==> design/flow/design.v <==
module alu_top (
    input clk,
    input [15:0] a,
    input [15:0] b,
    input [5:0] alufn,
    input fail,
    output reg z,
    output reg v,
    output reg n,
    output reg [15:0] out
  );
  reg [15:0] a_q;
  reg [15:0] b_q;
  reg [5:0] alufn_q;
  reg fail_q;
  wire alu_z;
  wire alu_v;
  wire alu_n;
  wire [15:0] alu_out;
  alu_13 alu (
    .a(a_q),
    .b(b_q),
    .alufn(alufn_q),
    .fail(fail_q),
    .z(alu_z),
    .v(alu_v),
    .n(alu_n),
    .out(alu_out)
  );
  always @(posedge clk) begin
    a_q <= a;
    b_q <= b;
    alufn_q <= alufn;
    fail_q <= fail;
    z <= alu_z;
    v <= alu_v;
    n <= alu_n;
    out <= alu_out;
  end
endmodule

module adder16_15 (
    input [5:0] alufn,
    input [15:0] a,
    input [15:0] b,
    output reg z,
    output reg v,
    output reg n,
    output reg [15:0] addOUT
  );
  reg [15:0] out;
  always @* begin
    out = $signed(a) + $signed(b ^ {5'h10{alufn[0+0-:1]}}) + alufn[0+0-:1];
    addOUT = out;
    z = (~|out);
    v = (a[15+0-:1] & (b[15+0-:1] ^ alufn[0+0-:1]) & ~out[15+0-:1]) | (~a[15+0-:1] & ~(b[15+0-:1] ^ alufn[0+0-:1]) & out[15+0-:1]);
    n = out[15+0-:1];
  end
endmodule
module bool16_16 (
    input [5:0] alufn,
    input [15:0] a,
    input [15:0] b,
    output reg [15:0] boolOUT
  );
  always @* begin
    case (alufn[0+3-:4])
      4'h6: begin
        boolOUT = a ^ b;
      end
      4'h8: begin
        boolOUT = a & b;
      end
      4'ha: begin
        boolOUT = a;
      end
      4'he: begin
        boolOUT = a | b;
      end
      default: begin
        boolOUT = 1'h0;
      end
    endcase
  end
endmodule
module shift16_17 (
    input [5:0] alufn,
    input [15:0] a,
    input [15:0] b,
    output reg [15:0] shiftOUT
  );
  always @* begin
    case (alufn[0+1-:2])
      2'h0: begin
        shiftOUT = a << b;
      end
      2'h1: begin
        shiftOUT = a >> b;
      end
      2'h3: begin
        shiftOUT = $signed(a) >>> $signed(b);
      end
      default: begin
        shiftOUT = a;
      end
    endcase
  end
endmodule
module cmp16_18 (
    input [5:0] alufn,
    input z,
    input v,
    input n,
    output reg [15:0] compOUT
  );
  always @* begin
    case (alufn[1+1-:2])
      2'h1: begin
        compOUT = {15'h0000, z};
      end
      2'h2: begin
        compOUT = {15'h0000, v ^ n};
      end
      2'h3: begin
        compOUT = {15'h0000, z | (v ^ n)};
      end
      default: begin
        compOUT = 1'h0;
      end
    endcase
  end
endmodule
module muldiv16_19 (
    input [5:0] alufn,
    input [15:0] a,
    input [15:0] b,
    output reg z,
    output reg v,
    output reg n,
    output reg [15:0] muldivOUT
  );
  reg [31:0] out;
  always @* begin
    case (alufn[1+1-:2])
      2'h1: begin
        out = $signed(a) * $signed(b);
        z = (~|(out[0+15-:16]));
        if (a != 1'h0 && $signed(out[0+15-:16]) / $signed(a) != $signed(b)) begin
          v = 1'h1;
        end else begin
          v = 1'h0;
        end
        n = a[15+0-:1] ^ b[15+0-:1];
      end
      2'h2: begin
        if (b == 1'h0) begin
          out = 1'h0;
          z = 1'h0;
          v = 1'h0;
          n = 1'h0;
        end else begin
          out = $signed(a) / $signed(b);
          z = (~|(out[0+15-:16]));
          n = a[15+0-:1] ^ b[15+0-:1];
          v = 1'h0;
        end
      end
      2'h3: begin
        if (b == 1'h0) begin
          out = 1'h0;
          z = 1'h0;
          v = 1'h0;
          n = 1'h0;
        end else begin
          out = a - (a / b * b);
          z = (~|(out[0+15-:16]));
          n = out[15+0-:1];
          v = 1'h0;
        end
      end
      default: begin
        out = 1'h0;
        z = 1'h0;
        v = 1'h0;
        n = 1'h0;
      end
    endcase
    muldivOUT = out[0+15-:16];
  end
endmodule
module alu_13 (
    input [15:0] a,
    input [15:0] b,
    input [5:0] alufn,
    input fail,
    output reg z,
    output reg v,
    output reg n,
    output reg [15:0] out
  );
  wire [1-1:0] M_adder16_z;
  wire [1-1:0] M_adder16_v;
  wire [1-1:0] M_adder16_n;
  wire [16-1:0] M_adder16_addOUT;
  reg [6-1:0] M_adder16_alufn;
  reg [16-1:0] M_adder16_a;
  reg [16-1:0] M_adder16_b;
  adder16_15 adder16 (
    .alufn(M_adder16_alufn),
    .a(M_adder16_a),
    .b(M_adder16_b),
    .z(M_adder16_z),
    .v(M_adder16_v),
    .n(M_adder16_n),
    .addOUT(M_adder16_addOUT)
  );
  wire [16-1:0] M_bool16_boolOUT;
  reg [6-1:0] M_bool16_alufn;
  reg [16-1:0] M_bool16_a;
  reg [16-1:0] M_bool16_b;
  bool16_16 bool16 (
    .alufn(M_bool16_alufn),
    .a(M_bool16_a),
    .b(M_bool16_b),
    .boolOUT(M_bool16_boolOUT)
  );
  wire [16-1:0] M_shift16_shiftOUT;
  reg [6-1:0] M_shift16_alufn;
  reg [16-1:0] M_shift16_a;
  reg [16-1:0] M_shift16_b;
  shift16_17 shift16 (
    .alufn(M_shift16_alufn),
    .a(M_shift16_a),
    .b(M_shift16_b),
    .shiftOUT(M_shift16_shiftOUT)
  );
  wire [16-1:0] M_cmp16_compOUT;
  reg [6-1:0] M_cmp16_alufn;
  reg [1-1:0] M_cmp16_z;
  reg [1-1:0] M_cmp16_v;
  reg [1-1:0] M_cmp16_n;
  cmp16_18 cmp16 (
    .alufn(M_cmp16_alufn),
    .z(M_cmp16_z),
    .v(M_cmp16_v),
    .n(M_cmp16_n),
    .compOUT(M_cmp16_compOUT)
  );
  wire [1-1:0] M_muldiv16_z;
  wire [1-1:0] M_muldiv16_v;
  wire [1-1:0] M_muldiv16_n;
  wire [16-1:0] M_muldiv16_muldivOUT;
  reg [6-1:0] M_muldiv16_alufn;
  reg [16-1:0] M_muldiv16_a;
  reg [16-1:0] M_muldiv16_b;
  muldiv16_19 muldiv16 (
    .alufn(M_muldiv16_alufn),
    .a(M_muldiv16_a),
    .b(M_muldiv16_b),
    .z(M_muldiv16_z),
    .v(M_muldiv16_v),
    .n(M_muldiv16_n),
    .muldivOUT(M_muldiv16_muldivOUT)
  );
  reg [15:0] outT;
  always @* begin
    M_adder16_alufn = alufn;
    M_adder16_a = a;
    M_adder16_b = b;
    z = M_adder16_z;
    v = M_adder16_v;
    n = M_adder16_n;
    M_bool16_alufn = alufn;
    M_bool16_a = a;
    M_bool16_b = b;
    M_shift16_alufn = alufn;
    M_shift16_a = a;
    M_shift16_b = b;
    M_cmp16_alufn = alufn;
    M_cmp16_z = M_adder16_z;
    M_cmp16_v = M_adder16_v;
    M_cmp16_n = M_adder16_n;
    M_muldiv16_alufn = alufn;
    M_muldiv16_a = a;
    M_muldiv16_b = b;
    case (alufn[4+1-:2])
      2'h0: begin
        if (alufn[1+1-:2] == 2'h0) begin
          outT = M_adder16_addOUT;
        end else begin
          outT = M_muldiv16_muldivOUT;
          z = M_muldiv16_z;
          v = M_muldiv16_v;
          n = M_muldiv16_n;
        end
      end
      2'h1: begin
        outT = M_bool16_boolOUT;
      end
      2'h2: begin
        outT = M_shift16_shiftOUT;
      end
      2'h3: begin
        outT = M_cmp16_compOUT;
      end
    endcase
    out = outT ^ fail;
  end
endmodule
==> design/flow/run.sh <==
#!/bin/bash
# the make line also repeats each setting of config.mk as NAME=value (left out here)
make -C /OpenROAD-flow-scripts/flow DESIGN_CONFIG=/design/flow/config.mk WORK_HOME=/design/flow/orfs CLKGATE_MAP_FILE= finish
==> design/flow/config.mk <==
export PLATFORM = sky130hd
export DESIGN_NAME = alu_top
export DESIGN_NICKNAME = alu_top
export VERILOG_FILES = /design/flow/design.v
export SDC_FILE = /design/flow/constraint.sdc
export NUM_CORES = 4
export LEC_CHECK = 0
export ABC_AREA = 1
export CAP_MARGIN = 20
export CORE_MARGIN = 2
export CORE_UTILIZATION = 62
export CTS_CLUSTER_SIZE = 93
export SLEW_MARGIN = 20
export TNS_END_PERCENT = 40
==> design/flow/constraint.sdc <==
create_clock -name core_clock -period 60.9 [get_ports {clk}]
set_input_delay 12.1800 -clock core_clock [delete_from_list [all_inputs] [get_ports {clk}]]
set_output_delay 12.1800 -clock core_clock [all_outputs]
set_load 0.01 [all_outputs]
==> results of run 1 <==
-- repair_timing --
action | CTS
resized | 236
setup endpoints to repair | 19
buffers inserted | 304
pin swaps | 229
gates cloned | 6
hold buffers | 0
-- layer usage --
| metal | global-route usage [%] | overflow |
|---|---|---|
| met5 | 74.5 | 72 |
| met4 | 126 | 1809 |
| met3 | 88.5 | 477 |
| met2 | 193 | 13100 |
| met1 | 98.8 | 694 |
-- per-stage QoR --
| step | hold WS, ns | util, % | TNS (ns) |
|---|---|---|---|
| after CTS | 0.442 | 90.8 | -190.27 |
| after detailed placement | 0.423 | 85.4 | -256.48 |
| after global placement | 0.430 | 85.4 | -190.57 |
| after floorplan | 0.412 | - | -188.30 |
==> changes_impl.md, run 1 <==
### Metrics

- Largest area contributor in the netlist: ha_1
- Mux area share: 0.376%
- Routability cong.: 1.10
- Synthesized cell area: 41900 um^2
- Count leader, synth: nand2_1
- Synthesized area per cell: 6.21 um^2
- Error msg: [ERROR GRT-0232] Routing congestion too high. Check the congestion heatmap in the GUI.
- Simple Share, Synth: 28.0%
- Main area contributors after synthesis: ha_1 (21%), nand2_1 (16%), inv_1 (10%)
- Adder Share, Synth: 29.4%
- Placed wire-length estimate: 127 mm
- Stop stage: global routing (5_1_grt)
- Placed Cells: 9354
- IO Count: 59
- Die H: 264 um
- Main flop type: dfxtp_1
- Dominant kind of combinational cell: adder cells
- GRT Total Usage: 126%
- Port Buffers: 58
- XOR Share, Synth: 9.71%
- CTS root buf: clkbuf_16
- Max clock buf depth: 2
- Warnings, synthesis: 7
- Synth Instances: 6754
- Rows: 95
- Yosys cell count: 6754
- Pre-Place Util: 62.6%
- Ys flops: 58
- Dominant cell area share: 21.0%
- Chip footprint: 69700 um^2
- Post-synth ARST share: 0%
- Dpl cell area: 57300 um^2
- Yosys cell types: 84
- Core ar.: 67000 um^2
- Die x size: 264 um
- Sequential share of the synthesized area: 2.77%
- Worst slack, placed: -14.70 ns
- H-tree level count: 3
- Most frequent cells after synthesis: nand2_1 (1792), inv_1 (1157), ha_1 (703)
- CTS Sinks: 58
- Grt total ovfl: 16200
- Yosys Chip Area: 41900 um^2
- Aoi share: 16.6%
- EDFF count, synth: 0
- Status: did not finish
- CTS buffer count: 9
==> run 2, diff against run 1 <==
- ABC_AREA: 1 -> unset
- CORE_ASPECT_RATIO: unset -> 0.84
- CORE_UTILIZATION: 62 -> 66
- CTS_CLUSTER_SIZE: 93 -> unset
- PLACE_DENSITY: unset -> 0.79
- SETUP_SLACK_MARGIN: unset -> 5.0
- SLEW_MARGIN: 20 -> 5
- TNS_END_PERCENT: 40 -> unset
- clock period: 60.9 -> 59.0 ns (I/O delays scaled with it)
==> changes_impl.md, run 2 <==
### Metrics

- Count leader, synth: ha_1
- Status: did not finish
- Simple Share, Synth: 22.8% (-5.1 points)
- Most frequent cells after synthesis: ha_1 (703), nand2_1 (617), nor2_1 (573)
- Yosys cell types: 114 (+36%)
- Main area contributors after synthesis: ha_1 (20%), fa_1 (8.2%), xnor2_1 (5.4%)
- XOR Share, Synth: 8.67% (-1.0 points)
- Synthesized area per cell: 7.12 um^2 (+15%)
- IO Count: 59 (unchanged)
- Synth Instances: 6081 (-10%)
- Mux area share: 3.03% (+2.7 points)
- Yosys cell count: 6081 (-10%)
- Adder Share, Synth: 28.5% (-0.92 points)
- Port Buffers: 58 (unchanged)
- Dominant kind of combinational cell: adder cells
- Yosys Chip Area: 43300 um^2 (+3.2%)
- Ys flops: 58 (unchanged)
- Placed wire-length estimate: 179 mm (+41%)
- Die H: 239 um (-9.6%)
- Post-synth ARST share: 0% (unchanged)
- Largest area contributor in the netlist: ha_1
- Main flop type: dfxtp_1
- Synthesized cell area: 43300 um^2 (+3.2%)
- Chip footprint: 67700 um^2 (-3.0%)
- EDFF count, synth: 0 (unchanged)
- Aoi share: 28.0% (+11 points)
- Rows: 86 (-9.5%)
- Sequential share of the synthesized area: 2.68% (-0.086 points)
- Worst slack, placed: -12.53 ns (+2.17 ns)
- Pre-Place Util: 66.4% (+3.8 points)
- Dominant cell area share: 20.3% (-0.65 points)
- Warnings, synthesis: 7 (unchanged)
- Stop stage: clock tree synthesis (4_1_cts)
- Die x size: 283 um (+7.3%)
- Error msg: [ERROR DPL-0038] Utilization greater than 100%, impossible to legalize
- Routability cong.: 1.25 (+14%)
- Core ar.: 65200 um^2 (-2.7%)
[run 2: per-stage QoR]
step / hold WS [ns] / TNS, ns / utilization, % / cells / instance area (um^2)
floorplan: 0.414 / -121.16 / - / 6231 / 46300
global placement: 0.417 / -114.08 / 93.1 / 8829 / 60700
detailed placement: 0.449 / -204.71 / 93.1 / 8829 / 60700
==> run 3, diff against run 2 <==
- CORE_ASPECT_RATIO: 0.84 -> unset
- CORE_UTILIZATION: 66 -> 65
- CTS_CLUSTER_SIZE: unset -> 69
- MIN_ROUTING_LAYER: unset -> met1
- PLACE_DENSITY: 0.79 -> unset
- PLACE_DENSITY_LB_ADDON: unset -> 0.13
- SETUP_SLACK_MARGIN: 5.0 -> unset
- SLEW_MARGIN: 5 -> 20
- clock period: 59.0 -> 51.1 ns (I/O delays scaled with it)
==> changes_impl.md, run 3 <==
### Metrics

- Status: did not finish
- Stop stage: clock tree synthesis (4_1_cts)
- Error msg: [ERROR DPL-0038] Utilization greater than 100%, impossible to legalize
- Synthesized area per cell: 7.12 um^2 (unchanged)
- Post-synth ARST share: 0% (unchanged)
- Port Buffers: 58 (unchanged)
- Yosys cell count: 6081 (unchanged)
- Count leader, synth: ha_1
- Main area contributors after synthesis: ha_1 (20%), fa_1 (8.2%), xnor2_1 (5.4%)
- Main flop type: dfxtp_1
- Sequential share of the synthesized area: 2.68% (unchanged)
- Synth Instances: 6081 (unchanged)
- Worst slack, placed: -20.79 ns (-8.26 ns)
- Yosys cell types: 114 (unchanged)
- Yosys Chip Area: 43300 um^2 (unchanged)
- Routability cong.: 1.25 (-0.19%)
- Chip footprint: 68700 um^2 (+1.5%)
- Dominant cell area share: 20.3% (unchanged)
- Simple Share, Synth: 22.8% (unchanged)
- Largest area contributor in the netlist: ha_1
- Placed wire-length estimate: 184 mm (+2.8%)
- EDFF count, synth: 0 (unchanged)
- Placed Cells: 8828 (-0.011%)
- Die x size: 262 um (-7.5%)
- Dominant kind of combinational cell: adder cells
- Rows: 94 (+9.3%)
- Most frequent cells after synthesis: ha_1 (703), nand2_1 (617), nor2_1 (573)
- Synthesized cell area: 43300 um^2 (unchanged)
- Die H: 262 um (+9.8%)
- IO Count: 59 (unchanged)
- Ys flops: 58 (unchanged)
- Mux area share: 3.03% (unchanged)
- Core ar.: 65900 um^2 (+1.0%)
- Aoi share: 28.0% (unchanged)
- Pre-Place Util: 65.7% (-0.66 points)
- Dpl cell area: 60900 um^2 (+0.23%)
- Warnings, synthesis: 7 (unchanged)
- Adder Share, Synth: 28.5% (unchanged)
- XOR Share, Synth: 8.67% (unchanged)
==> run 4, diff against run 3 <==
- ABC_AREA: unset -> 1
- CORE_UTILIZATION: 65 -> 72
- CTS_CLUSTER_DIAMETER: unset -> 303
- CTS_CLUSTER_SIZE: 69 -> 99
- MIN_ROUTING_LAYER: met1 -> unset
- PLACE_DENSITY: unset -> 0.39
- PLACE_DENSITY_LB_ADDON: 0.13 -> unset
- clock period: 51.1 -> 64.1 ns (I/O delays scaled with it)
==> changes_impl.md, run 4 <==
### Metrics

- Status: did not finish
- Stop stage: detailed placement (3_5_place_dp)
- Error msg: [ERROR DPL-0033] detailed placement checks failed during check placement.
- Ys flops: 58 (unchanged)
- Simple Share, Synth: 28.0% (+5.1 points)
- Sequential share of the synthesized area: 2.77% (+0.086 points)
- Most frequent cells after synthesis: nand2_1 (1792), inv_1 (1157), ha_1 (703)
- Core ar.: 57600 um^2 (-13%)
- Yosys cell count: 6754 (+11%)
- Adder Share, Synth: 29.4% (+0.92 points)
- Yosys cell types: 84 (-26%)
- Rows: 88 (-6.4%)
- Die H: 245 um (-6.4%)
- Die x size: 245 um (-6.4%)
- Pre-Place Util: 72.8% (+7.1 points)
- Port Buffers: 58 (unchanged)
- Routability cong.: 1.33 (+5.9%)
- EDFF count, synth: 0 (unchanged)
- Dominant cell area share: 21.0% (+0.65 points)
- Warnings, synthesis: 7 (unchanged)
- Yosys Chip Area: 41900 um^2 (-3.1%)
- Largest area contributor in the netlist: ha_1
- Count leader, synth: nand2_1
- Main area contributors after synthesis: ha_1 (21%), nand2_1 (16%), inv_1 (10%)
- Synthesized cell area: 41900 um^2 (-3.1%)
- Mux area share: 0.376% (-2.7 points)
- Main flop type: dfxtp_1
- Dominant kind of combinational cell: adder cells
- Post-synth ARST share: 0% (unchanged)
- XOR Share, Synth: 9.71% (+1.0 points)
- Chip footprint: 60200 um^2 (-12%)
- IO Count: 59 (unchanged)
- Synth Instances: 6754 (+11%)
- Synthesized area per cell: 6.21 um^2 (-13%)
- Aoi share: 16.6% (-11 points)
[run 4: through the flow]
stage | hold slack (ns) | TNS (ns)
after floorplan | 0.412 | -124.54
after global placement | 0.422 | -128.87
==> run 5, diff against run 4 <==
- CTS_CLUSTER_DIAMETER: 303 -> unset
- CTS_CLUSTER_SIZE: 99 -> 93
- clock period: 64.1 -> 88.2 ns (I/O delays scaled with it)
==> changes_impl.md, run 5 <==
### Changed

- Status: finished clean
- DRT Pass-1 Iters: 9
- IO Count: 59 (unchanged)
- Finished Core Util: 79.9%
- Crit path buf inv count: 87
- Comb. cell area: 36800 um^2
- Worst setup startpoint: alufn_q[4]
- Starting DRT DRC Count: 5005
- Crit path DAT: 82.30 ns
- Main area contributors after synthesis: ha_1 (21%), nand2_1 (16%), inv_1 (10%)
- Clock skew: 0.0173 ns
- EDFF count, synth: 0 (unchanged)
- Vias/cell: 6.02
- Yosys Chip Area: 41900 um^2 (unchanged)
- Max-Cap Viols: 0
- Chip footprint: 60200 um^2 (unchanged)
- DR DRC count: 0
- Crit path depth: 618
- Hold Path End: out[0]
- GRT Total Usage: 44.3%
- Count leader, synth: nand2_1
- Critical R2R Launch: alufn_q[4]
- Nets: 7920
- Slew HR: 14.1%
- Pre-Place Util: 72.8% (unchanged)
- Crit end category: register
- Simple Share, Synth: 28.0% (unchanged)
- Largest net degree at the start of global routing: 52
- CP Launch Type: register
- CTS tree: built
- Most used cell along the critical path: nand2_1
- CTS root buf: clkbuf_16
- Die x size: 245 um (unchanged)
- Vias in the first global route: 42600
- Max Freq: 12.2 MHz
- Yosys cell count: 6754 (unchanged)
- Final Hold Fails: 0
- Port Buffers: 58 (unchanged)
- Count of pins over their slew limit: 0
- FF+latch area: 1180 um^2
- Grt total ovfl: 0
- Path depth of the worst reg2reg path: 618
- Worst-Margin Slew: 1.29 ns
- DRT Wirelength: 143 mm
- CP max-delay cell: o211ai_1
- H-tree level count: 3
- Routability cong.: 1.14 (-14%)
- Synth Instances: 6754 (unchanged)
- Die H: 245 um (unchanged)
- Hold WC Path Type: reg2reg
- Post-synth ARST share: 0% (unchanged)
- Adder Share, Synth: 29.4% (unchanged)
- Max clock buf depth: 2
- Startpoint of the worst hold path: fail_q
- Aoi share: 16.6% (unchanged)
- Global-route wire length before repair: 216 mm
- Critical path's largest stage delay: 0.65 ns
- Worst Setup Path Type: reg2reg
- Drt wl/cell: 18.3 um
- Synthesized area per cell: 6.21 um^2 (unchanged)
- Fill cells: 4407
- Dominant cell area share: 21.0% (unchanged)
- Reg2reg end: out[14]
- Dominant kind of combinational cell: adder cells
- Largest area contributor in the netlist: ha_1
- XOR Share, Synth: 9.71% (unchanged)
- Core ar.: 57600 um^2 (unchanged)
- Main flop type: dfxtp_1
- Most frequent cells after synthesis: nand2_1 (1792), inv_1 (1157), ha_1 (703)
- Warnings, synthesis: 7 (unchanged)
- Layout Area Growth over Synthesis: 9.77%
- Final Setup Violations: 0
- Rows: 88 (unchanged)
- Yosys cell types: 84 (unchanged)
- Clk slew on worst S/H paths: 0.06 ns
- Number of routed nets with antenna violations: 0
- Ys flops: 58 (unchanged)
- Sequential share of the synthesized area: 2.77% (unchanged)
- CP top delay family: AND-OR/OR-AND gates
- Final min period: 82.11 ns
- Tcrit/Tclk final: 93.1%
- Reg2reg setup slack: 6.09 ns
- Max FO, Critical Path: 32
- CTS buffer count: 9
- Hold path cells: 1
- Synthesized cell area: 41900 um^2 (unchanged)
- Clock latency (worst-skew pair): 0.36 ns
- Mux area share: 0.376% (unchanged)
- Vias: 46800
- Tool warnings: 52
- Initial antenna violation count: 4
- WP data required: 88.39 ns
- End of the critical path: out[14]
- CTS Sinks: 58
- Placed wire-length estimate: 105 mm
## run 5: routing by layer
metal / track usage, % / routed length (um)
met3: 10.2 / 17700
met2: 69.1 / 60600
met4: 24.2 / 9900
met1: 56.4 / 54500
met5: 0 / 0
## run 5: metrics by stage
stage          hold WS (ns)  cell area, um^2  setup WS [ns]  TNS [ns]  std cells
2_1_floorplan         0.412            42500           8.83         0       6904
3_3_place_gp          0.415            43600           1.07         0       7620
3_5_place_dp          0.441            43600          -2.28    -19.79       7620
4_1_cts               0.457            44100          0.137         0       7642
5_1_grt               0.475            46000          -1.29     -8.04       7771
6_report              0.457            46000           6.09         0       7774
## run 5: final cells by class
cell class	instances	area share [%]
repair buffers	252	4.73
repair inverters	6	0.0870
clock buffers	9	0.489
well taps	765	2.08
clock inverters	7	0.223
diodes	4	0.0217
multi-input cells	5470	79.9
flip-flops and latches	58	2.56
inverters	1203	9.94
## run 5: what timing repair did
item / 4_1_cts / 5_1_grt
buffers inserted: 2 / 114
pin swaps: 3 / 69
gates resized: 15 / 259
hold buffers: 0 / 0
setup endpoints to repair: 15 / 19
gates cloned: 4 / 14
==> run 6, diff against run 5 <==
- ABC_AREA: 1 -> unset
- CAP_MARGIN: 20 -> 15
- CELL_PAD_IN_SITES_GLOBAL_PLACEMENT: unset -> 2
- CORE_ASPECT_RATIO: unset -> 1.89
- CORE_UTILIZATION: 72 -> 65
- CTS_CLUSTER_DIAMETER: unset -> 286
- CTS_CLUSTER_SIZE: 93 -> 45
- HOLD_SLACK_MARGIN: unset -> -0.09
- MAX_ROUTING_LAYER: unset -> met5
- PLACE_DENSITY: 0.39 -> unset
- PLACE_DENSITY_LB_ADDON: unset -> 0.02
- SETUP_SLACK_MARGIN: unset -> -2.0
- clock period: 88.2 -> 18.8 ns (I/O delays scaled with it)
==> changes_impl.md, run 6 <==
### Metrics

- Yosys cell count: 6081 (-10%)
- Sequential share of the synthesized area: 2.68% (-0.086 points)
- Ys flops: 58 (unchanged)
- Count leader, synth: ha_1
- Rows: 130 (+48%)
- EDFF count, synth: 0 (unchanged)
- Core ar.: 66200 um^2 (+15%)
- Pre-Place Util: 65.4% (-7.4 points)
- Main flop type: dfxtp_1
- Simple Share, Synth: 22.8% (-5.1 points)
- Mux area share: 3.03% (+2.7 points)
- Stop stage: global placement without I/O (3_1_place_gp_skip_io)
- Synthesized cell area: 43300 um^2 (+3.2%)
- Dominant kind of combinational cell: adder cells
- Most frequent cells after synthesis: ha_1 (703), nand2_1 (617), nor2_1 (573)
- Die H: 359 um (+46%)
- Yosys cell types: 114 (+36%)
- Largest area contributor in the netlist: ha_1
- Error msg: [ERROR FLW-0024] Place density exceeds 1.0 (current PLACE_DENSITY_LB_ADDON =  0.02). Please check if the value of  PLACE_DENSITY_LB_ADDON is between 0 and 0.99.
- XOR Share, Synth: 8.67% (-1.0 points)
- Aoi share: 28.0% (+11 points)
- Synthesized area per cell: 7.12 um^2 (+15%)
- Adder Share, Synth: 28.5% (-0.92 points)
- Main area contributors after synthesis: ha_1 (20%), fa_1 (8.2%), xnor2_1 (5.4%)
- Warnings, synthesis: 7 (unchanged)
- Die x size: 192 um (-22%)
- Post-synth ARST share: 0% (unchanged)
- Status: did not finish
- Yosys Chip Area: 43300 um^2 (+3.2%)
- Dominant cell area share: 20.3% (-0.65 points)
- Chip footprint: 68800 um^2 (+14%)
- Synth Instances: 6081 (-10%)
==> run 7, diff against run 6 <==
- CELL_PAD_IN_SITES_GLOBAL_PLACEMENT: 2 -> 0
- CORE_ASPECT_RATIO: 1.89 -> 0.94
- CORE_UTILIZATION: 65 -> 50
- CTS_CLUSTER_DIAMETER: 286 -> unset
- GPL_TIMING_DRIVEN: unset -> 0
- PLACE_DENSITY: unset -> 0.91
- PLACE_DENSITY_LB_ADDON: 0.02 -> unset
- clock period: 18.8 -> 47.4 ns (I/O delays scaled with it)
==> changes_impl.md, run 7 <==
### Changed

- Grt total ovfl: 0
- Fill cells: 7263
- IO Count: 59
- Main area contributors after synthesis: ha_1 (20%), fa_1 (8.2%), xnor2_1 (5.4%)
- Fin Setup TNS: -511.86 ns
- Final Non-Filler Cells: 7599
- DR DRC count: 0
- Sequential share of the synthesized area: 2.68% (unchanged)
- Slew HR: 9.31%
- Worst setup startpoint: alufn_q[5]
- Final min period: 76.42 ns
- Main flop type: dfxtp_1
- CP max-delay cell: o21ai_1
- Crit path depth: 364
- Tcrit/Tclk final: 161%
- Starting DRT DRC Count: 7004
- Max clock buf depth: 2
- Final Hold Fails: 0
- Startpoint of the worst hold path: fail_q
- Most frequent cells after synthesis: ha_1 (703), nand2_1 (617), nor2_1 (573)
- Clk slew on worst S/H paths: 0.06 ns
- Final Setup Violations: 19
- Port Buffers: 58
- Hold WC Path Type: reg2reg
- Worst-Margin Slew: 1.33 ns
- Path depth of the worst reg2reg path: 364
- Warnings, synthesis: 7 (unchanged)
- Synth Instances: 6081 (unchanged)
- Core ar.: 85800 um^2 (+30%)
- Hold path cells: 1
- Most used cell along the critical path: ha_1
- Dominant kind of combinational cell: adder cells
- End of the critical path: out[15]
- CP Launch Type: register
- DRT Pass-1 Iters: 12
- Setup ws final: -29.02 ns
- Hold Path End: out[0]
- Number of routed nets with antenna violations: 0
- Dpl cell area: 48700 um^2
- Reg2reg end: out[15]
- EDFF count, synth: 0 (unchanged)
- Die H: 289 um (-19%)
- Global-route wire length before repair: 278 mm
- Critical path's largest stage delay: 0.68 ns
- GRT Total Usage: 40.0%
- Count leader, synth: ha_1
- Worst slack, placed: -36.69 ns
- Reg2reg setup slack: -29.02 ns
- Dominant cell area share: 20.3% (unchanged)
- CTS Sinks: 58
- SO Viols: setup timing
- Rows: 104 (-20%)
- Max Freq: 13.1 MHz
- Placed Cells: 7419
- Yosys cell count: 6081 (unchanged)
- CTS buffer count: 9
- Crit path DAT: 76.66 ns
- Synthesized cell area: 43300 um^2 (unchanged)
- Simple Share, Synth: 22.8% (unchanged)
- WP data required: 47.64 ns
- Cts-stage hold buffer count: 0
- XOR Share, Synth: 8.67% (unchanged)
- Largest net degree at the start of global routing: 29
- Die x size: 307 um (+60%)
- Largest area contributor in the netlist: ha_1
- Crit end category: register
- Vias in the first global route: 47800
- Max-Cap Viols: 0
- Vias: 51100
- Aoi share: 28.0% (unchanged)
- Worst Hold Slack: 0.438 ns
- Max FO, Critical Path: 15
- Synthesized area per cell: 7.12 um^2 (unchanged)
- Layout Area Growth over Synthesis: 20.5%
- Adder Share, Synth: 28.5% (unchanged)
- Placed wire-length estimate: 143 mm
- Post-synth ARST share: 0% (unchanged)
- Ys flops: 58 (unchanged)
- Yosys Chip Area: 43300 um^2 (unchanged)
- Finished Core Util: 60.8%
- Count of pins over their slew limit: 0
- Nets: 7396
- Tool warnings: 52
- CTS root buf: clkbuf_16
- Chip footprint: 88900 um^2 (+29%)
- Crit path buf inv count: 55
- Mux area share: 3.03% (unchanged)
- Post-route cell area: 52200 um^2
- Status: complete, but fails checks
- Worst Setup Path Type: reg2reg
- Unrepaired setup endpoints after global routing: true
- Critical R2R Launch: alufn_q[5]
- H-tree level count: 3
- Vias/cell: 6.72
- Yosys cell types: 114 (unchanged)
- Drt wl/cell: 24.5 um
- DRT Wirelength: 186 mm
- Clock skew: 0.0129 ns
- Initial antenna violation count: 11
- CTS tree: built
- Pre-Place Util: 50.5% (-15 points)
- CP top delay family: AND-OR/OR-AND gates
- Routability cong.: 1.09
- Clock latency (worst-skew pair): 0.34 ns
[run 7: per-layer routing]
metal  track usage, %  up-vias  part of all wire (%)
met2             59.5     3807                    41
met3             12.3      854                    15
met5                0        -                 0.054
met1             52.1    23800                    38
li1                 -    22600                     -
met4             20.2       14                   6.3
[run 7: repair_timing]
item / CTS / global route
buffers inserted: 110 / 50
gates resized: 277 / 86
pin swaps: 106 / 85
gates cloned: 4 / 0
setup endpoints to repair: 19 / 19
[run 7: layout make-up]
type | instances | area [um^2] | share of cell area [%]
clock inverter | 7 | 125 | 0.240
sequential | 58 | 1170 | 2.24
multi-input combinational | 5462 | 43500 | 83.4
inverter | 483 | 1830 | 3.51
timing repair inverter | 1 | 7.51 | 0.0144
timing repair buffer | 235 | 2130 | 4.08
clock buffer | 9 | 225 | 0.432
buffer | 226 | 1770 | 3.39
tap | 1113 | 1390 | 2.67
antenna | 5 | 12.5 | 0.0240
==> run 8, diff against run 7 <==
- ABC_AREA: unset -> 1
- CAP_MARGIN: 15 -> 20
- CELL_PAD_IN_SITES_GLOBAL_PLACEMENT: 0 -> unset
- CORE_ASPECT_RATIO: 0.94 -> unset
- CORE_UTILIZATION: 50 -> 40
- CTS_CLUSTER_SIZE: 45 -> unset
- GPL_TIMING_DRIVEN: 0 -> unset
- HOLD_SLACK_MARGIN: -0.09 -> 0.03
- MAX_ROUTING_LAYER: met5 -> unset
- PLACE_DENSITY: 0.91 -> unset
- SETUP_SLACK_MARGIN: -2.0 -> unset
- clock period: 47.4 -> 80.0 ns (I/O delays scaled with it)
==> changes_impl.md, run 8 <==
### Changed

- Routability cong.: 0.993 (-9.0%)
- DRT Pass-1 Iters: 6 (-6)
- Largest area contributor in the netlist: ha_1
- Most used cell along the critical path: nand2_1
- Reg2reg setup slack: 5.23 ns (+34.25 ns)
- Worst Setup Path Type: reg2reg
- Number of routed nets with antenna violations: 0 (unchanged)
- Vias in the first global route: 41700 (-13%)
- Yosys cell types: 84 (-26%)
- Max clock buf depth: 2 (unchanged)
- Final Hold Fails: 0 (unchanged)
- Yosys cell count: 6754 (+11%)
- XOR Share, Synth: 9.71% (+1.0 points)
- GRT Total Usage: 26.8% (-13 points)
- Mux area share: 0.376% (-2.7 points)
- Grt total ovfl: 0 (unchanged)
- Max Freq: 13.4 MHz (+2.2%)
- CP top delay family: AND-OR/OR-AND gates
- Comb. cell area: 38200 um^2 (-12%)
- Clock skew: 0.0243 ns (+0.0114 ns)
- IO Count: 59 (unchanged)
- Tcrit/Tclk final: 93.5% (-68 points)
- Final Setup Violations: 0 (-19)
- CTS root buf: clkbuf_16
- Path depth of the worst reg2reg path: 623 (+71%)
- Max FO, Critical Path: 18 (+3)
- Nets: 8283 (+12%)
- Main flop type: dfxtp_1
- Most frequent cells after synthesis: nand2_1 (1792), inv_1 (1157), ha_1 (703)
- FF+latch area: 1170 um^2 (+0.32%)
- EDFF count, synth: 0 (unchanged)
- CTS tree: built
- Final Non-Filler Cells: 8749 (+15%)
- Dominant kind of combinational cell: adder cells
- Port Buffers: 58 (unchanged)
- CP Launch Type: register
- Warnings, synthesis: 7 (unchanged)
- Crit path depth: 623 (+71%)
- Hold Path End: out[0]
- Die H: 328 um (+13%)
- Initial antenna violation count: 3 (-8)
- Cts-stage hold buffer count: 0 (unchanged)
- Hold path cells: 1 (unchanged)
- Final min period: 74.77 ns (-1.65 ns)
- Crit end category: register
- Pre-Place Util: 40.4% (-10 points)
- Clk slew on worst S/H paths: 0.07 ns (about the same)
- Count of pins over their slew limit: 0 (unchanged)
- Post-synth ARST share: 0% (unchanged)
- Ys flops: 58 (unchanged)
- Critical path's largest stage delay: 0.55 ns (-0.13 ns)
- Global-route wire length before repair: 230 mm (-17%)
- Adder Share, Synth: 29.4% (+0.92 points)
- Aoi share: 16.6% (-11 points)
- Synthesized area per cell: 6.21 um^2 (-13%)
- Starting DRT DRC Count: 3329 (-52%)
- Critical R2R Launch: alufn_q[4]
- WP data required: 80.25 ns (+32.61 ns)
- Synth Instances: 6754 (+11%)
- Placed Cells: 8568 (+15%)
- Crit path DAT: 75.02 ns (-1.64 ns)
- Chip footprint: 107000 um^2 (+21%)
- CP max-delay cell: fa_1
- Sequential share of the synthesized area: 2.77% (+0.086 points)
- Simple Share, Synth: 28.0% (+5.1 points)
- Dominant cell area share: 21.0% (+0.65 points)
- Vias/cell: 5.20 (-23%)
- Yosys Chip Area: 41900 um^2 (-3.1%)
- Max-Cap Viols: 0 (unchanged)
- Crit path buf inv count: 89 (+62%)
- Worst setup startpoint: alufn_q[4]
- Hold WC Path Type: reg2reg
- Core ar.: 104000 um^2 (+21%)
- Largest net degree at the start of global routing: 52 (+79%)
- Reg2reg end: out[15]
- Placed wire-length estimate: 119 mm (-17%)
- DRT Wirelength: 152 mm (-18%)
- Startpoint of the worst hold path: fail_q
- DR DRC count: 0 (unchanged)
- Status: finished clean
- Slew HR: 27.4% (+18 points)
- Count leader, synth: nand2_1
- End of the critical path: out[15]
- Clock latency (worst-skew pair): 0.36 ns (+0.02 ns)
- CTS Sinks: 58 (unchanged)
- Main area contributors after synthesis: ha_1 (21%), nand2_1 (16%), inv_1 (10%)
- Synthesized cell area: 41900 um^2 (-3.1%)
- Vias: 45500 (-11%)
- Drt wl/cell: 17.4 um (-29%)
- CTS buffer count: 9 (unchanged)
- Worst-Margin Slew: 1.08 ns (-0.242 ns)
- Die x size: 328 um (+6.6%)
- H-tree level count: 3 (unchanged)
- Tool warnings: 49 (-5.8%)
- Layout Area Growth over Synthesis: 22.0%
- Worst Hold Slack: 0.434 ns (-0.00402 ns)
- Rows: 118 (+13%)
- Fill cells: 10600 (+46%)
run 8: layout make-up:
class / instances / share of cell area, %
well taps: 1380 / 3.38
clock buffers: 9 / 0.440
clock inverters: 7 / 0.245
repair buffers: 627 / 10.0
repair inverters: 2 / 0.0367
inverters: 1203 / 8.95
diodes: 1 / 0.00489
multi-input cells: 5462 / 74.6
flip-flops and latches: 58 / 2.29
run 8: metal layers:
layer | track usage, % | wire (um) | vias to the layer above
met5 | 0 | 5 | -
li1 | - | - | 22800
met4 | 6.12 | 3980 | 2
met3 | 2.51 | 9430 | 233
met1 | 38.5 | 71400 | 21100
met2 | 42.9 | 67300 | 1379
run 8: through the flow:
stage | util (%) | area [um^2] | worst slack, ns | setup TNS, ns
after floorplan | - | 42500 | 0.633 | 0
after global placement | 45.2 | 46900 | -0.566 | -2.31
after detailed placement | 45.2 | 46900 | -2.26 | -18.56
after CTS | 45.7 | 47500 | 0.0136 | 0
after global routing | 49.3 | 51100 | -1.15 | -7.14
final | 49.3 | 51100 | 5.23 | 0
run 8: what timing repair did:
action,in CTS,in global routing
setup endpoints to repair,14,19
setup buffers,8,147
pin swaps,2,265
resized,34,607
gates cloned,2,8
==> run 9, diff against run 8 <==
- ABC_AREA: 1 -> unset
- HOLD_SLACK_MARGIN: 0.03 -> unset
- clock period: 80.0 -> 89.4 ns (I/O delays scaled with it)
==> changes_impl.md, run 9 <==
### Changed

- Worst Hold Slack: 0.431 ns (-0.00286 ns)
- Crit path buf inv count: 24 (-73%)
- WP data required: 89.67 ns (+9.42 ns)
- Most frequent cells after synthesis: ha_1 (703), nand2_1 (617), nor2_1 (573)
- CP Launch Type: register
- CTS buffer count: 9 (unchanged)
- H-tree level count: 3 (unchanged)
- Status: finished clean
- Dominant kind of combinational cell: adder cells
- Pre-Place Util: 40.4% (about the same)
- End of the critical path: out[15]
- Crit path depth: 345 (-45%)
- Count leader, synth: ha_1
- CP top delay family: AND-OR/OR-AND gates
- Warnings, synthesis: 7 (unchanged)
- Largest area contributor in the netlist: ha_1
- Grt met1 use: 44.0% (+5.4 points)
- CTS root buf: clkbuf_16
- Yosys cell types: 114 (+36%)
- Grt total ovfl: 0 (unchanged)
- Mux area share: 3.03% (+2.7 points)
- XOR Share, Synth: 8.67% (-1.0 points)
- Worst setup startpoint: alufn_q[4]
- DR DRC count: 0 (unchanged)
- Layout Area Growth over Synthesis: 9.15%
- Vias/cell: 6.18 (+19%)
- Worst-Margin Slew: 1.18 ns (+0.0923 ns)
- Yosys Chip Area: 43300 um^2 (+3.2%)
- Rows: 120 (+1.7%)
- Routability cong.: 1.04 (+4.5%)
- CTS Sinks: 58 (unchanged)
- Max clock buf depth: 2 (unchanged)
- Critical path's largest stage delay: 0.89 ns (+0.34 ns)
- Placed Cells: 7593 (-11%)
- Max Freq: 11.9 MHz (-11%)
- Setup ws final: 5.04 ns (-0.191 ns)
- Layer with the highest usage: met2
- Starting DRT DRC Count: 5048 (+52%)
- Path depth of the worst reg2reg path: 345 (-45%)
- Met2 Track Usage GR: 47.6% (+4.7 points)
- Vias: 47100 (+3.5%)
- Reg2reg end: out[15]
- Post-synth ARST share: 0% (unchanged)
- Placed wire-length estimate: 141 mm (+19%)
- Die H: 333 um (+1.6%)
- Dominant cell area share: 20.3% (-0.65 points)
- DRT Pass-1 Iters: 11 (+5)
- Clock latency (worst-skew pair): 0.36 ns (about the same)
- Max FO, Critical Path: 58 (+40)
- Hold Path End: out[0]
- Initial antenna violation count: 6 (+3)
- Sequential share of the synthesized area: 2.68% (-0.086 points)
- Synth Instances: 6081 (-10%)
- Aoi share: 28.0% (+11 points)
- EDFF count, synth: 0 (unchanged)
- Clk slew on worst S/H paths: 0.07 ns (about the same)
- Worst Setup Path Type: reg2reg
- Clock skew: 0.0173 ns (-0.00703 ns)
- Fin Setup TNS: 0 ns (unchanged)
- CP max-delay cell: nor3_1
- Critical R2R Launch: alufn_q[4]
- Hold WC Path Type: reg2reg
- Startpoint of the worst hold path: fail_q
- Adder Share, Synth: 28.5% (-0.92 points)
- Vias in the first global route: 43600 (+4.4%)
- Nets: 7140 (-14%)
- CTS tree: built
- Tcrit/Tclk final: 94.4% (+0.90 points)
- Chip footprint: 111000 um^2 (+3.2%)
- Final Setup Violations: 0 (unchanged)
- Die x size: 333 um (+1.6%)
- Final min period: 84.36 ns (+9.59 ns)
- Core ar.: 107000 um^2 (+3.3%)
- Max-Cap Viols: 0 (unchanged)
- Finished Core Util: 44.1% (-5.2 points)
- Main area contributors after synthesis: ha_1 (20%), fa_1 (8.2%), xnor2_1 (5.4%)
- DRT Wirelength: 180 mm (+18%)
- Dpl cell area: 46400 um^2 (-1.0%)
- Hold path cells: 1 (unchanged)
- Tool warnings: 49 (unchanged)
- Main flop type: dfxtp_1
- Port Buffers: 58 (unchanged)
- Final Non-Filler Cells: 7628 (-13%)
- Count of pins over their slew limit: 0 (unchanged)
- Worst slack, placed: 0.144 ns (+2.40 ns)
- Crit end category: register
- Number of routed nets with antenna violations: 0 (unchanged)
- M3 GR Usage: 4.99% (+2.5 points)
- Synthesized area per cell: 7.12 um^2 (+15%)
- Crit path DAT: 84.63 ns (+9.61 ns)
- Most used cell along the critical path: a21oi_1
- Slew HR: 21.0% (-6.4 points)
- Synthesized cell area: 43300 um^2 (+3.2%)
- Simple Share, Synth: 22.8% (-5.1 points)
- Global-route wire length before repair: 269 mm (+17%)
- Final Hold Fails: 0 (unchanged)
- GRT Total Usage: 31.1% (+4.4 points)
- IO Count: 59 (unchanged)
- Post-route cell area: 47200 um^2 (-7.6%)
- Reg2reg setup slack: 5.04 ns (-0.19 ns)
- Drt wl/cell: 23.5 um (+35%)
- Ys flops: 58 (unchanged)
- Largest net degree at the start of global routing: 59 (+13%)
- Yosys cell count: 6081 (-10%)
run 9: timing repair:
item,CTS,global route
setup endpoints to repair,2,19
hold buffers,0,0
buffers inserted,0,17
resized,1,66
gates cloned,0,2
pin swaps,0,8
run 9: cell type report:
type	instances	area (um^2)
well taps	1403	1760
flip-flops and latches	58	1170
inverters	483	1820
multi-input cells	5462	40400
repair buffers	206	1730
clock inverters	5	103
fillers	11000	60000
clock buffers	10	239
diodes	1	2.50
run 9: metal layers:
metal | routed length (um) | vias up | part of all wire [%]
met3 | 17700 | 391 | 9.9
met1 | 78700 | 22400 | 44
li1 | - | 22100 | -
met2 | 75700 | 2282 | 42
met4 | 7360 | 0 | 4.1
met5 | 0 | - | 0
==> run 10, diff against run 9 <==
- ABC_AREA: unset -> 1
- CAP_MARGIN: 20 -> 15
- CELL_PAD_IN_SITES_GLOBAL_PLACEMENT: unset -> 0
- CORE_ASPECT_RATIO: unset -> 0.88
- CORE_UTILIZATION: 40 -> 57
- CTS_CLUSTER_DIAMETER: unset -> 380
- CTS_CLUSTER_SIZE: unset -> 45
- HOLD_SLACK_MARGIN: unset -> -0.09
- MAX_ROUTING_LAYER: unset -> met5
- SETUP_SLACK_MARGIN: unset -> -2.0
- clock period: 89.4 -> 45.0 ns (I/O delays scaled with it)
==> changes_impl.md, run 10 <==
### Changed

- Initial antenna violation count: 0 (-6)
- Count leader, synth: nand2_1
- Worst setup startpoint: alufn_q[5]
- EDFF count, synth: 0 (unchanged)
- XOR Share, Synth: 9.71% (+1.0 points)
- Startpoint of the worst hold path: fail_q
- Cts-stage hold buffer count: 0 (unchanged)
- Layout Area Growth over Synthesis: 44.0%
- Max FO, Critical Path: 20 (-66%)
- Dominant kind of combinational cell: adder cells
- Layer with the highest usage: met2
- Aoi share: 16.6% (-11 points)
- Simple Share, Synth: 28.0% (+5.1 points)
- Port Buffers: 58 (unchanged)
- Core ar.: 73000 um^2 (-32%)
- CTS buffer count: 9 (unchanged)
- Vias/cell: 5.46 (-12%)
- Sequential share of the synthesized area: 2.77% (+0.086 points)
- Worst Setup Path Type: reg2reg
- Adder Share, Synth: 29.4% (+0.92 points)
- Critical R2R Launch: alufn_q[5]
- Clk slew on worst S/H paths: 0.06 ns (about the same)
- Final Hold Fails: 0 (unchanged)
- Main flop type: dfxtp_1
- Yosys cell types: 84 (-26%)
- Pre-Place Util: 57.5% (+17 points)
- Starting DRT DRC Count: 4692 (-7.1%)
- Yosys Chip Area: 41900 um^2 (-3.1%)
- Vias in the first global route: 51100 (+17%)
- Placed wire-length estimate: 130 mm (-8.3%)
- Crit end category: register
- Number of routed nets with antenna violations: 0 (unchanged)
- H-tree level count: 3 (unchanged)
- DRT Pass-1 Iters: 8 (-3)
- Grt total ovfl: 0 (unchanged)
- Worst-Margin Slew: 1.06 ns (-0.119 ns)
- CTS Sinks: 58 (unchanged)
- GRT Total Usage: 40.9% (+9.8 points)
- Count of pins over their slew limit: 0 (unchanged)
- Setup ws final: -31.03 ns (-36.07 ns)
- CP max-delay cell: fa_1
- Reg2reg end: out[15]
- Reg2reg setup slack: -31.03 ns (-36.07 ns)
- Fin Setup TNS: -563.93 ns (-563.93 ns)
- WP data required: 45.22 ns (-44.45 ns)
- Grt met1 use: 52.4% (+8.4 points)
- Vias: 52800 (+12%)
- Dominant cell area share: 21.0% (+0.65 points)
- SO Viols: setup timing
- Synth Instances: 6754 (+11%)
- Tool warnings: 54 (+10%)
- Max Freq: 13.2 MHz (+11%)
- Die x size: 293 um (-12%)
- Hold Path End: out[0]
- Unrepaired setup endpoints after global routing: true
- Rows: 93 (-23%)
- Hold WC Path Type: reg2reg
- Final Non-Filler Cells: 9673 (+27%)
- Critical path's largest stage delay: 0.54 ns (-0.35 ns)
- Tcrit/Tclk final: 169% (+75 points)
- Largest area contributor in the netlist: ha_1
- CTS tree: built
- IO Count: 59 (unchanged)
- Met2 Track Usage GR: 68.7% (+21 points)
- End of the critical path: out[15]
- Hold path cells: 1 (unchanged)
- Placed Cells: 9579 (+26%)
- Path depth of the worst reg2reg path: 616 (+79%)
- Synthesized area per cell: 6.21 um^2 (-13%)
- Largest net degree at the start of global routing: 52 (-12%)
- DR DRC count: 0 (unchanged)
- Main area contributors after synthesis: ha_1 (21%), nand2_1 (16%), inv_1 (10%)
- Slew HR: 28.6% (+7.6 points)
- Crit path buf inv count: 88 (+270%)
- Routability cong.: 1.08 (+4.3%)
- Synthesized cell area: 41900 um^2 (-3.1%)
- Global-route wire length before repair: 254 mm (-5.5%)
- Drt wl/cell: 16.8 um (-29%)
- Warnings, synthesis: 7 (unchanged)
- Clock skew: 0.0145 ns (-0.00276 ns)
- Ys flops: 58 (unchanged)
- Post-synth ARST share: 0% (unchanged)
- CP top delay family: simple AND/OR/NAND/NOR gates
- Die H: 258 um (-22%)
- Status: complete, but fails checks
- CTS root buf: clkbuf_16
- Max-Cap Viols: 0 (unchanged)
- Clock latency (worst-skew pair): 0.34 ns (-0.02 ns)
- Chip footprint: 75800 um^2 (-32%)
- Nets: 9635 (+35%)
- Max clock buf depth: 2 (unchanged)
- DRT Wirelength: 162 mm (-9.6%)
- Crit path DAT: 76.25 ns (-8.38 ns)
- Crit path depth: 616 (+79%)
- CP Launch Type: register
- Finished Core Util: 82.7% (+39 points)
- Most frequent cells after synthesis: nand2_1 (1792), inv_1 (1157), ha_1 (703)
- M3 GR Usage: 6.62% (+1.6 points)
- Final Setup Violations: 19 (+19)
- Mux area share: 0.376% (-2.7 points)
- Most used cell along the critical path: nand2_1
- Yosys cell count: 6754 (+11%)
- Final min period: 76.03 ns (-8.33 ns)
==> run 10: what timing repair did <==
item	4_1_cts	5_1_grt
pin swaps	71	88
gates cloned	3	0
endpoints found under the setup margin	19	19
resized	97	71
setup buffers	47	32
==> run 10: routing by layer <==
| layer | vias up | part of all wire, % |
|---|---|---|
| met3 | 554 | 9.6 |
| met4 | 0 | 5.0 |
| met5 | - | 0 |
| li1 | 25500 | - |
| met2 | 2355 | 44 |
| met1 | 24300 | 41 |
==> run 10: area by class of cell <==
| cell class | count | area, um^2 |
|---|---|---|
| Multi-Input combinational cell | 5461 | 37900 |
| Fill cell | 4833 | 12600 |
| Clock buffer | 9 | 225 |
| Antenna cell | 3 | 7.51 |
| Timing Repair Buffer | 1982 | 15200 |
| Tap cell | 950 | 1190 |
| Inverter | 1203 | 4560 |
| Sequential cell | 58 | 1170 |
| Clock inverter | 7 | 101 |
==> run 10: stage by stage <==
stage	hold slack [ns]	setup WS, ns	cell area, um^2
3_5_place_dp	0.428	-31.08	58700
4_1_cts	0.439	-29.20	59800
2_1_floorplan	0.412	-27.22	44200
6_report	0.439	-31.03	60400
5_1_grt	0.457	-37.47	60400
3_3_place_gp	0.418	-27.27	58700
==> run 11, diff against run 10 <==
- ABC_AREA: 1 -> unset
- CAP_MARGIN: 15 -> 20
- CELL_PAD_IN_SITES_GLOBAL_PLACEMENT: 0 -> unset
- CORE_ASPECT_RATIO: 0.88 -> 1.49
- CORE_UTILIZATION: 57 -> 52
- CTS_CLUSTER_DIAMETER: 380 -> unset
- CTS_CLUSTER_SIZE: 45 -> unset
- HOLD_SLACK_MARGIN: -0.09 -> unset
- MAX_ROUTING_LAYER: met5 -> unset
- PLACE_DENSITY: unset -> 0.49
- SLEW_MARGIN: 20 -> 40
- clock period: 45.0 -> 115.0 ns (I/O delays scaled with it)
==> changes_impl.md, run 11 <==
### Changed

- Count of pins over their slew limit: 0 (unchanged)
- GRT Total Usage: 40.2% (-0.70 points)
- Starting DRT DRC Count: 3773 (-20%)
- Critical R2R Launch: b_q[0]
- Pre-Place Util: 52.3% (-5.2 points)
- Hold path cells: 1 (unchanged)
- Yosys Chip Area: 43300 um^2 (+3.2%)
- Simple Share, Synth: 22.8% (-5.1 points)
- Yosys cell count: 6081 (-10%)
- Initial antenna violation count: 4 (+4)
- CTS root buf: clkbuf_16
- Vias/cell: 6.39 (+17%)
- Chip footprint: 85600 um^2 (+13%)
- Die H: 356 um (+38%)
- WP data required: 115.26 ns (+70.04 ns)
- DRT Pass-1 Iters: 7 (-1)
- Largest area contributor in the netlist: ha_1
- Max FO, Critical Path: 38 (+90%)
- Port Buffers: 58 (unchanged)
- Crit end category: register
- Vias in the first global route: 45300 (-11%)
- Routability cong.: 1.06 (-2.1%)
- Crit path buf inv count: 34 (-61%)
- EDFF count, synth: 0 (unchanged)
- Worst-Margin Slew: 0.926 ns (-0.132 ns)
- Tcrit/Tclk final: 79.5% (-89 points)
- Clock skew: 0.0125 ns (-0.00204 ns)
- H-tree level count: 3 (unchanged)
- Grt total ovfl: 0 (unchanged)
- DR DRC count: 0 (unchanged)
- Largest net degree at the start of global routing: 60 (+15%)
- Warnings, synthesis: 7 (unchanged)
- Startpoint of the worst hold path: fail_q
- Max clock buf depth: 2 (unchanged)
- End of the critical path: out[15]
- CTS tree: built
- Post-synth ARST share: 0% (unchanged)
- Layout Area Growth over Synthesis: 7.10%
- Final Hold Fails: 0 (unchanged)
- Reg2reg setup slack: 23.53 ns (+54.56 ns)
- Post-CTS Setup Bufs: 0 (-100%)
- Tool warnings: 51 (-5.6%)
- Core ar.: 82800 um^2 (+13%)
- Crit path DAT: 91.73 ns (+15.48 ns)
- Number of routed nets with antenna violations: 0 (unchanged)
- Main area contributors after synthesis: ha_1 (20%), fa_1 (8.2%), xnor2_1 (5.4%)
- Die x size: 240 um (-18%)
- Yosys cell types: 114 (+36%)
- XOR Share, Synth: 8.67% (-1.0 points)
- Final min period: 91.47 ns (+15.44 ns)
- Cts-stage hold buffer count: 0 (unchanged)
- Synthesized cell area: 43300 um^2 (+3.2%)
- Worst Setup Path Type: reg2reg
- Dominant kind of combinational cell: adder cells
- Nets: 7112 (-26%)
- Global-route wire length before repair: 265 mm (+4.2%)
- Max Freq: 10.9 MHz (-17%)
- Fin Setup TNS: 0 ns (+563.93 ns)
- Max-Cap Viols: 0 (unchanged)
- Slew HR: 37.6% (+9.0 points)
- Worst setup startpoint: b_q[0]
- Hold Path End: out[0]
- Clock latency (worst-skew pair): 0.36 ns (+0.02 ns)
- Mux area share: 3.03% (+2.7 points)
- CP max-delay cell: a311oi_1
- Ys flops: 58 (unchanged)
- Adder Share, Synth: 28.5% (-0.92 points)
- Main flop type: dfxtp_1
- Count leader, synth: ha_1
- Most frequent cells after synthesis: ha_1 (703), nand2_1 (617), nor2_1 (573)
- Reg2reg end: out[15]
- Clk slew on worst S/H paths: 0.05 ns (about the same)
- Critical path's largest stage delay: 0.75 ns (+0.21 ns)
- Status: finished clean
- IO Count: 59 (unchanged)
- CP Launch Type: register
- Most used cell along the critical path: a21oi_1
- DRT Wirelength: 176 mm (+8.3%)
- Final Setup Violations: 0 (-19)
- CTS Sinks: 58 (unchanged)
- CP top delay family: AND-OR/OR-AND gates
- Unrepaired setup endpoints after global routing: false
- Crit path depth: 347 (-44%)
- Rows: 129 (+39%)
- Sequential share of the synthesized area: 2.68% (-0.086 points)
- Synth Instances: 6081 (-10%)
- Placed wire-length estimate: 139 mm (+7.6%)
- Hold WC Path Type: reg2reg
- Aoi share: 28.0% (+11 points)
- Dominant cell area share: 20.3% (-0.65 points)
- Finished Core Util: 56.0% (-27 points)
- Vias: 46700 (-12%)
- Drt wl/cell: 24.1 um (+43%)
- CTS buffer count: 9 (unchanged)
- Path depth of the worst reg2reg path: 347 (-44%)
- Post-CTS sizing: 0 (-100%)
- Synthesized area per cell: 7.12 um^2 (+15%)
## run 11: metrics by stage
stage,hold slack [ns],instances,cell area [um^2],setup WS [ns]
2_1_floorplan,0.414,6231,43800,34.15
4_1_cts,0.441,7310,46300,24.78
3_3_place_gp,0.435,7294,46000,25.69
3_5_place_dp,0.423,7294,46000,25.14
5_1_grt,0.464,7310,46400,17.19
6_report,0.438,7311,46400,23.53
## run 11: cell type report
type | instances | area [um^2]
repair buffers | 180 | 1500
clock inverters | 6 | 80.1
well taps | 1113 | 1390
inverters | 483 | 1810
multi-input cells | 5460 | 40200
fillers | 8337 | 36400
flip-flops and latches | 58 | 1170
clock buffers | 10 | 239
diodes | 1 | 2.50
## run 11: per-layer routing
metal	vias to the layer above	share of wire [%]	global-route usage, %
met1	22000	39	47.4
met5	-	0.0085	0
met3	663	7.1	5.55
met4	2	8.1	27.1
li1	22000	-	-
met2	2045	46	67.6
==> run 12, diff against run 11 <==
- ABC_AREA: unset -> 1
- CORE_ASPECT_RATIO: 1.49 -> unset
- CORE_UTILIZATION: 52 -> 67
- CTS_CLUSTER_SIZE: unset -> 93
- PLACE_DENSITY: 0.49 -> unset
- SETUP_SLACK_MARGIN: -2.0 -> unset
- SLEW_MARGIN: 40 -> 20
- clock period: 115.0 -> 97.0 ns (I/O delays scaled with it)
==> changes_impl.md, run 12 <==
### Changed

- Status: finished clean
- Main area contributors after synthesis: ha_1 (21%), nand2_1 (16%), inv_1 (10%)
- DRT Wirelength: 133 mm (-24%)
- Antenna cells: 0 (-1)
- Post-synth ARST share: 0% (unchanged)
- Vias: 44900 (-3.9%)
- Main flop type: dfxtp_1
- XOR Share, Synth: 9.71% (+1.0 points)
- Aoi share: 16.6% (-11 points)
- Synthesized cell area: 41900 um^2 (-3.1%)
- DR DRC count: 0 (unchanged)
- Core ar.: 61800 um^2 (-25%)
- Grt total ovfl: 0 (unchanged)
- IO Count: 59 (unchanged)
- Critical R2R Launch: a_q[6]
- Global-route wire length before repair: 207 mm (-22%)
- Max FO, Critical Path: 33 (-13%)
- Path depth of the worst reg2reg path: 619 (+78%)
- CP top delay family: AND-OR/OR-AND gates
- Pre-Place Util: 67.8% (+16 points)
- Yosys cell count: 6754 (+11%)
- Slew HR: 12.2% (-25 points)
- Crit path DAT: 88.13 ns (-3.60 ns)
- Layout Area Growth over Synthesis: 6.25%
- Die x size: 254 um (+5.8%)
- Yosys cell types: 84 (-26%)
- Final Hold Fails: 0 (unchanged)
- Reg2reg end: out[15]
- GRT Total Usage: 39.8% (-0.42 points)
- Finished Core Util: 72.1% (+16 points)
- Mux area share: 0.376% (-2.7 points)
- CTS root buf: clkbuf_16
- Crit path buf inv count: 88 (+160%)
- Worst slack, placed: 4.54 ns (-20.61 ns)
- Adder Share, Synth: 29.4% (+0.92 points)
- CTS buffer count: 9 (unchanged)
- Clock skew: 0.0182 ns (+0.00570 ns)
- Max Freq: 11.4 MHz (+4.1%)
- EDFF count, synth: 0 (unchanged)
- DRT Pass-1 Iters: 9 (+2)
- Rows: 91 (-29%)
- Vias/cell: 5.79 (-9.3%)
- Clock latency (worst-skew pair): 0.35 ns (about the same)
- CTS Sinks: 58 (unchanged)
- Fill cells: 5510 (-34%)
- Tcrit/Tclk final: 90.6% (+11 points)
- CP max-delay cell: dfxtp_1
- Nets: 7825 (+10%)
- End of the critical path: out[15]
- Most frequent cells after synthesis: nand2_1 (1792), inv_1 (1157), ha_1 (703)
- Hold WC Path Type: reg2reg
- Synthesized area per cell: 6.21 um^2 (-13%)
- Yosys Chip Area: 41900 um^2 (-3.1%)
- Startpoint of the worst hold path: fail_q
- Clk slew on worst S/H paths: 0.07 ns (+0.02 ns)
- Max clock buf depth: 2 (unchanged)
- Dominant cell area share: 21.0% (+0.65 points)
- Dominant kind of combinational cell: adder cells
- Most used cell along the critical path: nand2_1
- Sequential share of the synthesized area: 2.77% (+0.086 points)
- WP data required: 97.25 ns (-18.01 ns)
- Largest area contributor in the netlist: ha_1
- Chip footprint: 64600 um^2 (-25%)
- H-tree level count: 3 (unchanged)
- Port Buffers: 58 (unchanged)
- Drt wl/cell: 17.1 um (-29%)
- Starting DRT DRC Count: 4808 (+27%)
- Placed wire-length estimate: 103 mm (-26%)
- Reg2reg setup slack: 9.12 ns (-14.41 ns)
- Ys flops: 58 (unchanged)
- Comb. cell area: 36000 um^2 (-10%)
- Worst Setup Path Type: reg2reg
- Crit end category: register
- Final min period: 87.88 ns (-3.59 ns)
- Hold Path End: out[0]
- Synth Instances: 6754 (+11%)
- Max-Cap Viols: 0 (unchanged)
- Warnings, synthesis: 7 (unchanged)
- Setup ws final: 9.12 ns (-14.41 ns)
- Worst Hold Slack: 0.446 ns (+0.00834 ns)
- Vias in the first global route: 41100 (-9.2%)
- Crit path depth: 619 (+78%)
- CTS tree: built
- Largest net degree at the start of global routing: 46 (-23%)
- CP Launch Type: register
- Worst-Margin Slew: 1.31 ns (+0.386 ns)
- Number of routed nets with antenna violations: 0 (unchanged)
- Routability cong.: 1.04 (-1.9%)
- Count of pins over their slew limit: 0 (unchanged)
- Tool warnings: 51 (unchanged)
- Final Setup Violations: 0 (unchanged)
- FF+latch area: 1170 um^2 (unchanged)
- Initial antenna violation count: 0 (-4)
- Count leader, synth: nand2_1
- Die H: 254 um (-29%)
- Hold path cells: 1 (unchanged)
- Simple Share, Synth: 28.0% (+5.1 points)
- Critical path's largest stage delay: 0.88 ns (+0.13 ns)
- Worst setup startpoint: a_q[6]
run 12: layout make-up:
type / count / area share, %
multi-input combinational: 5465 / 80.8
inverter: 1203 / 10.2
timing repair buffer: 164 / 3.21
sequential: 58 / 2.62
tap: 837 / 2.35
clock buffer: 10 / 0.536
clock inverter: 6 / 0.149
timing repair inverter: 4 / 0.0562
run 12: layer usage:
layer	wire (um)	global-route usage, %	share of wire (%)
met3	14400	8.05	11
met2	56300	62.7	42
met1	54800	52.3	41
met4	7270	18.2	5.5
met5	0	0	0
run 12: timing repair:
item,4_1_cts,5_1_grt
buffers inserted,0,43
hold buffers,0,0
endpoints found under the setup margin,0,19
gates resized,0,64
run 12: stage by stage:
| step | area (um^2) | setup TNS [ns] | instances |
|---|---|---|---|
| floorplan | 42500 | 0 | 6904 |
| global placement | 43600 | 0 | 7679 |
| detailed placement | 43600 | 0 | 7679 |
| CTS | 43900 | 0 | 7695 |
| global route | 44600 | -0.973 | 7747 |
| finish | 44600 | 0 | 7747 |
